==> job 6632 <==
==> flow/design.v <==
module PE(
    input           clk,
    input           rst_n,
    input           done,
    input [7:0]     west_in,
    input [7:0]     north_in,
    output reg [7:0]    east_out,
    output reg [7:0]    south_out,
    output reg [31:0]   result
);
reg [31:0] mult_res;
always @(negedge clk or negedge rst_n) begin
    if(!rst_n) begin
        east_out <= 8'b0;
        south_out <= 8'b0;
        result <= 32'b0;
        mult_res <= 32'b0;
    end
    else if(done) begin
        mult_res <= 32'b0;
        result <= 32'b0;
    end
    else begin
        mult_res <= west_in * north_in;
        result <= result + mult_res;
        east_out <= west_in;
        south_out <= north_in;
    end
end
endmodule
module TPU(
    clk,
    rst_n,
    in_valid,
    K,
    M,
    N,
    busy,
    A_wr_en,
    A_index,
    A_data_in,
    A_data_out,
    B_wr_en,
    B_index,
    B_data_in,
    B_data_out,
    C_wr_en,
    C_index,
    C_data_in,
    C_data_out
);
input               clk;
input               rst_n;
input               in_valid;
input [7:0]         K;
input [7:0]         M;
input [7:0]         N;
output reg          busy;
output reg          A_wr_en;
output reg [15:0]   A_index;
output reg [31:0]   A_data_in;
input      [31:0]   A_data_out;
output reg          B_wr_en;
output reg [15:0]   B_index;
output reg [31:0]   B_data_in;
input      [31:0]   B_data_out;
output reg          C_wr_en;
output reg [15:0]   C_index;
output reg [127:0]  C_data_in;
input      [127:0]  C_data_out;
integer i, j;
reg     done;
wire [7:0]      east_out[3:0][3:0];
wire [7:0]      south_out[3:0][3:0];
wire [127:0]    result[3:0];
reg [7:0]   A_data_reg [3:0][3:0];
reg [7:0]   B_data_reg [3:0][3:0];
reg [15:0]  counter;
reg [7:0]   K_reg, M_per_compute, M_reg, N_per_compute, N_reg;
reg [7:0]   M_div, M_mod, N_div, N_mod;
reg [7:0]   row_grp, col_grp;
PE P00(clk, rst_n, done, A_data_reg[0][0], B_data_reg[0][0], east_out[0][0], south_out[0][0], result[0][127:96]);
PE P01(clk, rst_n, done, east_out[0][0], B_data_reg[1][0], east_out[0][1], south_out[0][1], result[0][95:64]);
PE P02(clk, rst_n, done, east_out[0][1], B_data_reg[2][0], east_out[0][2], south_out[0][2], result[0][63:32]);
PE P03(clk, rst_n, done, east_out[0][2], B_data_reg[3][0], east_out[0][3], south_out[0][3], result[0][31:0]);
PE P10(clk, rst_n, done, A_data_reg[1][0], south_out[0][0], east_out[1][0], south_out[1][0], result[1][127:96]);
PE P11(clk, rst_n, done, east_out[1][0], south_out[0][1], east_out[1][1], south_out[1][1], result[1][95:64]);
PE P12(clk, rst_n, done, east_out[1][1], south_out[0][2], east_out[1][2], south_out[1][2], result[1][63:32]);
PE P13(clk, rst_n, done, east_out[1][2], south_out[0][3], east_out[1][3], south_out[1][3], result[1][31:0]);
PE P20(clk, rst_n, done, A_data_reg[2][0], south_out[1][0], east_out[2][0], south_out[2][0], result[2][127:96]);
PE P21(clk, rst_n, done, east_out[2][0], south_out[1][1], east_out[2][1], south_out[2][1], result[2][95:64]);
PE P22(clk, rst_n, done, east_out[2][1], south_out[1][2], east_out[2][2], south_out[2][2], result[2][63:32]);
PE P23(clk, rst_n, done, east_out[2][2], south_out[1][3], east_out[2][3], south_out[2][3], result[2][31:0]);
PE P30(clk, rst_n, done, A_data_reg[3][0], south_out[2][0], east_out[3][0], south_out[3][0], result[3][127:96]);
PE P31(clk, rst_n, done, east_out[3][0], south_out[2][1], east_out[3][1], south_out[3][1], result[3][95:64]);
PE P32(clk, rst_n, done, east_out[3][1], south_out[2][2], east_out[3][2], south_out[3][2], result[3][63:32]);
PE P33(clk, rst_n, done, east_out[3][2], south_out[2][3], east_out[3][3], south_out[3][3], result[3][31:0]);
always @ (posedge clk or negedge rst_n) begin
    if(!rst_n) begin
        busy <= 1'b0;
        done <= 1'b0;
        A_wr_en <= 1'b0;
        A_index <= 16'b0;
        A_data_in <= 32'b0;
        B_wr_en <= 1'b0;
        B_index <= 16'b0;
        B_data_in <= 32'b0;
        C_wr_en <= 1'b0;
        C_index <= 16'b0;
        C_data_in <= 128'b0;
        counter <= 16'b0;
        K_reg <= 8'b0;
        M_reg <= 8'b0;
        N_reg <= 8'b0;
        for(i=0; i<4; i=i+1) begin
            for(j=0; j<4; j=j+1) begin
                A_data_reg[i][j] <= 8'b0;
                B_data_reg[i][j] <= 8'b0;
            end
        end
    end
    else if(in_valid) begin
        busy <= 1'b1;
        done <= 1'b0;
        M_reg <= M;
        K_reg <= K;
        N_reg <= N;
        M_mod = M % 4;
        N_mod = N % 4;
        M_div = (M_mod == 0 ? M/4 : M/4 + 1);
        N_div = (N_mod == 0 ? N/4 : N/4 + 1);
        col_grp <= 8'b0;
        row_grp <= 8'b0;
    end
    else if(busy) begin
        done = 1'b0;
        N_per_compute = (col_grp+1 == N_div && N_mod != 0 ? N_mod : 4);
        M_per_compute = (row_grp+1 == M_div && M_mod != 0 ? M_mod : 4);
        for(i=0; i<4; i=i+1) begin
            A_data_reg[i][0] = A_data_reg[i][1];
            A_data_reg[i][1] = A_data_reg[i][2];
            A_data_reg[i][2] = A_data_reg[i][3];
            A_data_reg[i][3] = 8'b0;
            B_data_reg[i][0] = B_data_reg[i][1];
            B_data_reg[i][1] = B_data_reg[i][2];
            B_data_reg[i][2] = B_data_reg[i][3];
            B_data_reg[i][3] = 8'b0;
        end
        if(counter < K_reg) begin
            A_data_reg[0][0] = A_data_out[31: 24];
            A_data_reg[1][1] = A_data_out[23: 16];
            A_data_reg[2][2] = A_data_out[15: 8];
            A_data_reg[3][3] = A_data_out[7: 0];
            B_data_reg[0][0] = B_data_out[31: 24];
            B_data_reg[1][1] = B_data_out[23: 16];
            B_data_reg[2][2] = B_data_out[15: 8];
            B_data_reg[3][3] = B_data_out[7: 0];
        end
        if(counter < K_reg) begin
            A_index = A_index + 1;
            B_index = B_index + 1;
        end
        else begin
            A_index = (row_grp+1 == M_div ? 16'b0 : K_reg * (row_grp + 1));
            B_index = (row_grp+1 == M_div ? K_reg * (col_grp + 1) : K_reg * col_grp);
        end
        if(counter >= K_reg + N_per_compute) begin
            C_wr_en = 1'b1;
            C_index = col_grp * M_reg + row_grp * 4 + counter - K_reg - N_per_compute;
            C_data_in = result[counter - K_reg - N_per_compute];
        end
        else begin
            C_wr_en = 1'b0;
            C_index = 16'b0;
        end
        counter <= counter + 1;
        if(counter == K_reg + M_per_compute + N_per_compute) begin
            if(row_grp+1 == M_div && col_grp+1 == N_div) begin
                busy <= 1'b0;
                A_index = 16'b0;
                B_index = 16'b0;
            end
            else if(row_grp+1 < M_div) begin
                row_grp = row_grp + 1;
            end
            else if(row_grp+1 == M_div) begin
                col_grp = col_grp + 1;
                row_grp = 0;
            end
            done = 1'b1;
            counter <= 8'b0;
        end
    end
end
endmodule
==> flow/run.sh <==
#!/bin/bash
# the make line also repeats each setting of config.mk as NAME=value (left out here)
make -C /OpenROAD-flow-scripts/flow DESIGN_CONFIG=/design/flow/config.mk WORK_HOME=/design/flow/orfs CLKGATE_MAP_FILE= finish
==> flow/config.mk <==
export PLATFORM = sky130hd
export DESIGN_NAME = TPU
export DESIGN_NICKNAME = TPU
export VERILOG_FILES = /design/flow/design.v
export SDC_FILE = /design/flow/constraint.sdc
export NUM_CORES = 4
export LEC_CHECK = 0
export CAP_MARGIN = 20
export CORE_ASPECT_RATIO = 1.78
export CORE_MARGIN = 2
export CORE_UTILIZATION = 40
export GPL_ROUTABILITY_DRIVEN = 0
export SETUP_SLACK_MARGIN = 1.48
export SLEW_MARGIN = 20
==> flow/constraint.sdc <==
create_clock -name core_clock -period 10.0 [get_ports {clk}]
set_input_delay 2.0000 -clock core_clock [delete_from_list [all_inputs] [get_ports {clk}]]
set_output_delay 2.0000 -clock core_clock [all_outputs]
set_load 0.01 [all_outputs]
==> job 4909 (differences from job 6632) <==
==> flow/config.mk (replaced) <==
export PLATFORM = sky130hd
export DESIGN_NAME = TPU
export DESIGN_NICKNAME = TPU
export VERILOG_FILES = /design/flow/design.v
export SDC_FILE = /design/flow/constraint.sdc
export NUM_CORES = 4
export LEC_CHECK = 0
export CAP_MARGIN = 15
export CORE_MARGIN = 2
export CORE_UTILIZATION = 72
export CTS_CLUSTER_DIAMETER = 28
export CTS_CLUSTER_SIZE = 32
export HOLD_SLACK_MARGIN = -0.1
export MAX_ROUTING_LAYER = met4
export SETUP_SLACK_MARGIN = 1.67
export SLEW_MARGIN = 20
==> flow/constraint.sdc (replaced) <==
create_clock -name core_clock -period 5.74 [get_ports {clk}]
set_input_delay 1.1480 -clock core_clock [delete_from_list [all_inputs] [get_ports {clk}]]
set_output_delay 1.1480 -clock core_clock [all_outputs]
set_load 0.01 [all_outputs]
==> job 6485 (differences from job 6632) <==
==> flow/config.mk (replaced) <==
export PLATFORM = sky130hd
export DESIGN_NAME = TPU
export DESIGN_NICKNAME = TPU
export VERILOG_FILES = /design/flow/design.v
export SDC_FILE = /design/flow/constraint.sdc
export NUM_CORES = 4
export LEC_CHECK = 0
export CAP_MARGIN = 20
export CORE_MARGIN = 2
export CORE_UTILIZATION = 11
export SLEW_MARGIN = 20
==> flow/constraint.sdc (replaced) <==
create_clock -name core_clock -period 12.8 [get_ports {clk}]
set_input_delay 2.5600 -clock core_clock [delete_from_list [all_inputs] [get_ports {clk}]]
set_output_delay 2.5600 -clock core_clock [all_outputs]
set_load 0.01 [all_outputs]
==> run notes <==
Implementation results

In this run the critical path is formed by nand2_1 > fa_1 > fa_1 > inv_1 > fa_1 > inv_1 > fa_1 > inv_1 > ha_1 > nor2b_1 > o21a_1 > o41ai_1 > o21ai_0 > a31oi_1 > mux2_2. Summing over every cut layer, the via total after detailed routing is just under 80000. The flow ran to the end and the layout has no timing, DRC or antenna violations. The switching component of the power was reported as 12.98 mW. Setup repair after global routing left no endpoint under its margin.
(the above is from job 6485)
==> run notes <==
Implementation results

The run finished, with violations left. A clean result was blocked by negative setup slack. Summed over all nets, the switching power comes to between 30 and 40 mW. The total via count after detailed routing is just over 90000. Setup repair after global routing could not meet its margin everywhere. Setup violations remaining at the end of the flow were counted as 86. Walking the worst path, the cells encountered are nand2_1 > fa_1 > fa_1 > inv_1 > fa_1 > inv_1 > fa_1 > inv_1 > ha_4 > nor2b_1 > o21a_1 > o41ai_2 > o21ai_1 > buf_4 > buf_4 > xor2_1 > nor2b_1.

The smallest setup slack after layout is -1.785 ns.
(the above is from job 4909)
==> run notes <==
Implementation results

The flow ran to the end and the layout has no timing, DRC or antenna violations. Summed over all instances, the cell type with the most area after synthesis is dfrtn_1. Setup repair after global routing could not meet its margin everywhere.

The internal power is 20.29 mW. Synthesis handed over a netlist of 11148 instances. The total via count after detailed routing is 80352.

The initial cell density of the core is 0.4020. The reported net switching power is around 17 mW.
(the above is from job 6632)
Power and IR drop assume default switching activity.
